## north
==> flow/design.v <==
module rot_encoder
  #(parameter
    BAND_WIDTH = 32)
   (input logic                   sa,
    input logic                   sb,
    output logic [BAND_WIDTH-1:0] count,
    input logic                   clk,
    input logic                   rstn);
   logic [BAND_WIDTH-1:0]         count_r;
   logic [3:0]                    patern;
   logic [1:0]                    sa_q, sb_q;
   always_comb begin
      count  = count_r;
      patern = {sa_q[1], sb_q[1], sa_q[0], sb_q[0]};
   end
   always_ff @(posedge clk) begin
      if(!rstn) begin
         count_r <= 0;
         sa_q    <= 0;
         sb_q    <= 0;
      end
      else begin
         sa_q[1] <= sa_q[0];
         sb_q[1] <= sb_q[0];
         sa_q[0] <= sa;
         sb_q[0] <= sb;
         case(patern)
           4'b0010: count_r <= count_r + 1;
           4'b1011: count_r <= count_r + 1;
           4'b1101: count_r <= count_r + 1;
           4'b0100: count_r <= count_r + 1;
           4'b0001: count_r <= count_r - 1;
           4'b0111: count_r <= count_r - 1;
           4'b1110: count_r <= count_r - 1;
           4'b1000: count_r <= count_r - 1;
           default: count_r <= count_r;
         endcase
      end
   end
endmodule
module pwm_generator
  #(parameter
    BAND_WIDTH       = 32,
    PWM_PERIOD_CYCLE = 1000)
   (input logic [BAND_WIDTH-1:0] width,
    output logic                 pwm,
    input logic                  clk,
    input logic                  rstn);
   logic [BAND_WIDTH-1:0]        count_r;
   always_comb begin
      pwm = (count_r < width) ? 1 : 0;
   end
   always_ff @(posedge clk) begin
      if(!rstn) begin
         count_r <= 0;
      end
      else if(count_r < PWM_PERIOD_CYCLE) begin
         count_r <= count_r + 1;
      end
      else begin
         count_r <= 0;
      end
   end
endmodule
module p_controller
  #(parameter
    BAND_WIDTH         = 32,
    CLK_FREQ           = 100_000_000,
    ONE_ROTATION_PULSE = 630,  
    SAMPLING_RATE      = 100,  
    localparam
    PI_FIXED           = 804,  
    RESOLUTION         = 2 * PI_FIXED * SAMPLING_RATE / ONE_ROTATION_PULSE,
    UPDATE_INTERVAL    = CLK_FREQ / SAMPLING_RATE)
   (input  logic [31:0]           target_rot_v,
    input  logic [31:0]           p_gain,
    input  logic [31:0]           rot_cnt,
    output logic [BAND_WIDTH-1:0] pulse_width,
    input  logic                  clk,
    input  logic                  rstn);
   typedef enum logic [1:0] {STT_GET_ERROR,
                             STT_CALC_TERM,
                             STT_CALC_PULSE,
                             STT_WAIT} p_statetype;
   p_statetype  p_state;
   logic [31:0] cnt_r;
   logic        update_flag;
   logic [31:0] rot_cnt_r;
   logic signed [BAND_WIDTH*2-1:0] pulse_width_r, pulse_width_w;
   logic signed [BAND_WIDTH*2-1:0] rotate_samp_cnt_r;
   logic signed [BAND_WIDTH*2-1:0] error_w;
   logic signed [BAND_WIDTH*2-1:0] error_r, p_error_r;
   logic signed [BAND_WIDTH*2-1:0] p_term_r;
   logic signed [BAND_WIDTH*2-1:0] p_term_w;
   logic [31:0] p_gain_r;
   always_comb begin
      update_flag   = (cnt_r == UPDATE_INTERVAL) ? 1 : 0;
      error_w       = $signed(target_rot_v) - (rotate_samp_cnt_r * $signed(RESOLUTION));
      p_term_w      = ($signed(p_gain_r) * error_r);
      pulse_width_w = pulse_width_r + p_term_r;
      pulse_width   = pulse_width_r;
   end
   always_ff @(posedge clk) begin
      if(!rstn) begin
         p_state           <= STT_WAIT;
         cnt_r             <= 0;
         pulse_width_r     <= 0;
         rotate_samp_cnt_r <= 0;
         rot_cnt_r         <= 0;
         error_r           <= 0;
         p_error_r         <= 0;
         p_term_r          <= 0;
      end
      else begin
         p_gain_r <= p_gain;
         if(update_flag) begin
            cnt_r <= 0;
         end
         else begin
            cnt_r <= cnt_r + 1;
         end
         case(p_state)
           STT_GET_ERROR: begin
              p_error_r <= error_r;
              error_r   <= error_w;
              p_state <= STT_CALC_TERM;
           end
           STT_CALC_TERM: begin
              p_term_r <= p_term_w >>> 16;
              p_state  <= STT_CALC_PULSE;
           end
           STT_CALC_PULSE: begin
              pulse_width_r <= (target_rot_v != 0) ? pulse_width_w : 0;
              p_state       <= STT_WAIT;
           end
           STT_WAIT: begin
              if(update_flag) begin
                 rotate_samp_cnt_r <= $signed(rot_cnt) - $signed(rot_cnt_r);
                 rot_cnt_r         <= rot_cnt;
                 p_state           <= STT_GET_ERROR;
              end
           end
         endcase
      end
   end
endmodule
module motor_ctrl
  #(parameter
    CLK_FREQ = 100_000,
    localparam
    BAND_WIDTH         = 32,
    ONE_ROTATION_PULSE = 630,  
    SAMPLING_RATE      = 100,  
    PWM_PERIOD         = 40,   
    PWM_PERIOD_CYCLE   = (CLK_FREQ / 100_000) * PWM_PERIOD)
   (output logic                  pwm,
    output logic                  dir,
    output logic [BAND_WIDTH-1:0] pulse_width,
    output logic [BAND_WIDTH-1:0] rot_cnt,
    input  logic [31:0]           target_rot_v,
    input  logic [31:0]           p_gain,
    input  logic                  sa,
    input  logic                  sb,
    input  logic                  clk,
    input  logic                  rstn);
   logic [BAND_WIDTH-1:0] pwm_pulse_width;
   pwm_generator #(.BAND_WIDTH(BAND_WIDTH),
                   .PWM_PERIOD_CYCLE(PWM_PERIOD_CYCLE))
   pwm_gen_inst(.width(pwm_pulse_width),
                .pwm(pwm),
                .clk(clk),
                .rstn(rstn));
   rot_encoder #(.BAND_WIDTH(BAND_WIDTH))
   rot_encoder_inst(.sa(sa),
                    .sb(sb),
                    .count(rot_cnt),
                    .clk(clk),
                    .rstn(rstn));
   p_controller #(.BAND_WIDTH(BAND_WIDTH),
                  .CLK_FREQ(CLK_FREQ),
                  .ONE_ROTATION_PULSE(ONE_ROTATION_PULSE),
                  .SAMPLING_RATE(SAMPLING_RATE))
   p_ctrl_inst(.target_rot_v(target_rot_v),
               .p_gain(p_gain),
               .rot_cnt(rot_cnt),
               .pulse_width(pulse_width),
               .clk(clk),
               .rstn(rstn));
   always_comb begin
      dir             = pulse_width[31:31] ? 1'b1 : 1'b0;
      pwm_pulse_width = pulse_width[31:31] ? ~pulse_width : pulse_width;
   end
endmodule
make LEC_CHECK=0 ABC_AREA=1 CAP_MARGIN=25 CORE_MARGIN=8 CORE_UTILIZATION=45 GPL_TIMING_DRIVEN=0 HOLD_SLACK_MARGIN=0.04 MAX_ROUTING_LAYER=met5 MIN_ROUTING_LAYER=met2 PLACE_DENSITY_LB_ADDON=0.22 SLEW_MARGIN=20 finish   # period 10.2 ns
run.sh (not shown) runs the stock make flow with config.mk's settings and CLKGATE_MAP_FILE=.
Changes in south relative to north:
Settings: MIN_ROUTING_LAYER no longer set, was met2; PLACE_DENSITY now 0.6, previously not set; MAX_ROUTING_LAYER no longer set, was met5; PLACE_DENSITY_LB_ADDON no longer set, was 0.22; CTS_CLUSTER_DIAMETER now 64, previously not set; ABC_AREA no longer set, was 1; CAP_MARGIN now 0, was 25; HOLD_SLACK_MARGIN no longer set, was 0.04; SETUP_SLACK_MARGIN now -0.54, previously not set; CORE_UTILIZATION now 72, was 45; GPL_TIMING_DRIVEN no longer set, was 0; CORE_MARGIN now 2, was 8; the clock period (ns, I/O delays scaled along) now 5.51, was 10.2.
What the final checks of south revealed, after a flow that finished every stage, was a layout that fails on negative setup slack.
Note that the chip area line of the yosys report recorded for north amounts to 1.07 times the value seen in south.
Relative to north, placeable core area decreased by 54,000 sq um in south.
south against north: hold slack dropped 5.2 ps; mean cell area of the mapped netlist saw an increase.
north -> south: clock-pin transition on the worst setup and hold timing paths flat
south ends up with higher buffer count from post-CTS setup fixing than north does.
Against north, setup slack in south came out worse.
south vs north on maximum frequency: south is the higher one.
In south relative to north, critical path depth had gone up by a few percent.
| final count of negative-setup-slack endpoints | lower: north |
#### Input delta (east over south)
Settings: swapping 0 for 20 in CAP_MARGIN; swapping 72 for 39 in CORE_UTILIZATION; clearing SETUP_SLACK_MARGIN, which used to be -0.54; clearing CTS_CLUSTER_DIAMETER, which used to be 64; swapping 5.51 for 8.84 in the clock period (ns, I/O delays scaled along).
==> results <==
- east has completed all stages; timing, DRC and antenna checks passed.
- Largest net degree at the start of global routing came out exactly the same in east and south.
- | total power | east vs south | better |
- The layout-stage area growth over the synthesis result reported for east is smaller than that of south by 7.1 points.

---

Starts from the design.v that is shown in full above.
make LEC_CHECK=0 CAP_MARGIN=20 CORE_MARGIN=2 CORE_UTILIZATION=72 PLACE_DENSITY=0.64 SETUP_SLACK_MARGIN=-0.54 SLEW_MARGIN=20 finish   # period 5.51 ns
The starting point finished but failed the layout checks on negative setup slack.
Next try:
Settings changed: CORE_UTILIZATION 72 to 45, PLACE_DENSITY 0.64 to 0.6, SETUP_SLACK_MARGIN -0.54 to not set.
Clock period 5.51 ns to 8.84 ns, I/O delays scaled along.
Effect: This time the run ran to the end with no violations. Worst hold slack is about the same. Die size increases by well over a third. Area after synthesis stays the same. Register-to-register slack improved by 2300 ps.
Next try:
Settings changed: CAP_MARGIN 20 to 0, CORE_UTILIZATION 45 to 72, CTS_CLUSTER_DIAMETER set to 98, MAX_ROUTING_LAYER set to met4.
Clock period 8.84 ns to 6.69 ns, I/O delays scaled along.
Effect: This time the run produced a layout that fails on negative setup slack. Via count climbs by 8.6%. Fmax climbs by 12%. Cell count drops by 4.5%.
Next try:
Settings changed: CAP_MARGIN 0 to 20, CORE_UTILIZATION 72 to 45, CTS_CLUSTER_DIAMETER 98 to not set, MAX_ROUTING_LAYER met4 to not set.
Clock period 6.69 ns to 9.89 ns, I/O delays scaled along.
This time the run completed without violations. Clock power goes down by well over a third. Power came out lower by well over a third. Via count falls by a little under a tenth. Hold slack stays flat.
Next try:
Settings changed: CORE_UTILIZATION 45 to 72, PLACE_DENSITY 0.6 to not set, PLACE_DENSITY_LB_ADDON set to 0.24, SETUP_SLACK_MARGIN set to -0.36.
Clock period 9.89 ns to 6.6 ns, I/O delays scaled along.
=>
- The new run finished but fails on negative setup slack
- via count grows by 9.6%
- maximum frequency went up by 12%
- synthesized area stays the same
- core utilization climbs by 33 points
- global-route usage is higher by 15 points
- total power grows by 53%
- worst hold slack improves by 3.1 ps
- setup slack loses 2400 ps
- clock skew falls by 4.1 ps
- critical path depth is higher by 2
Power is estimated from default activity; no workload was simulated.
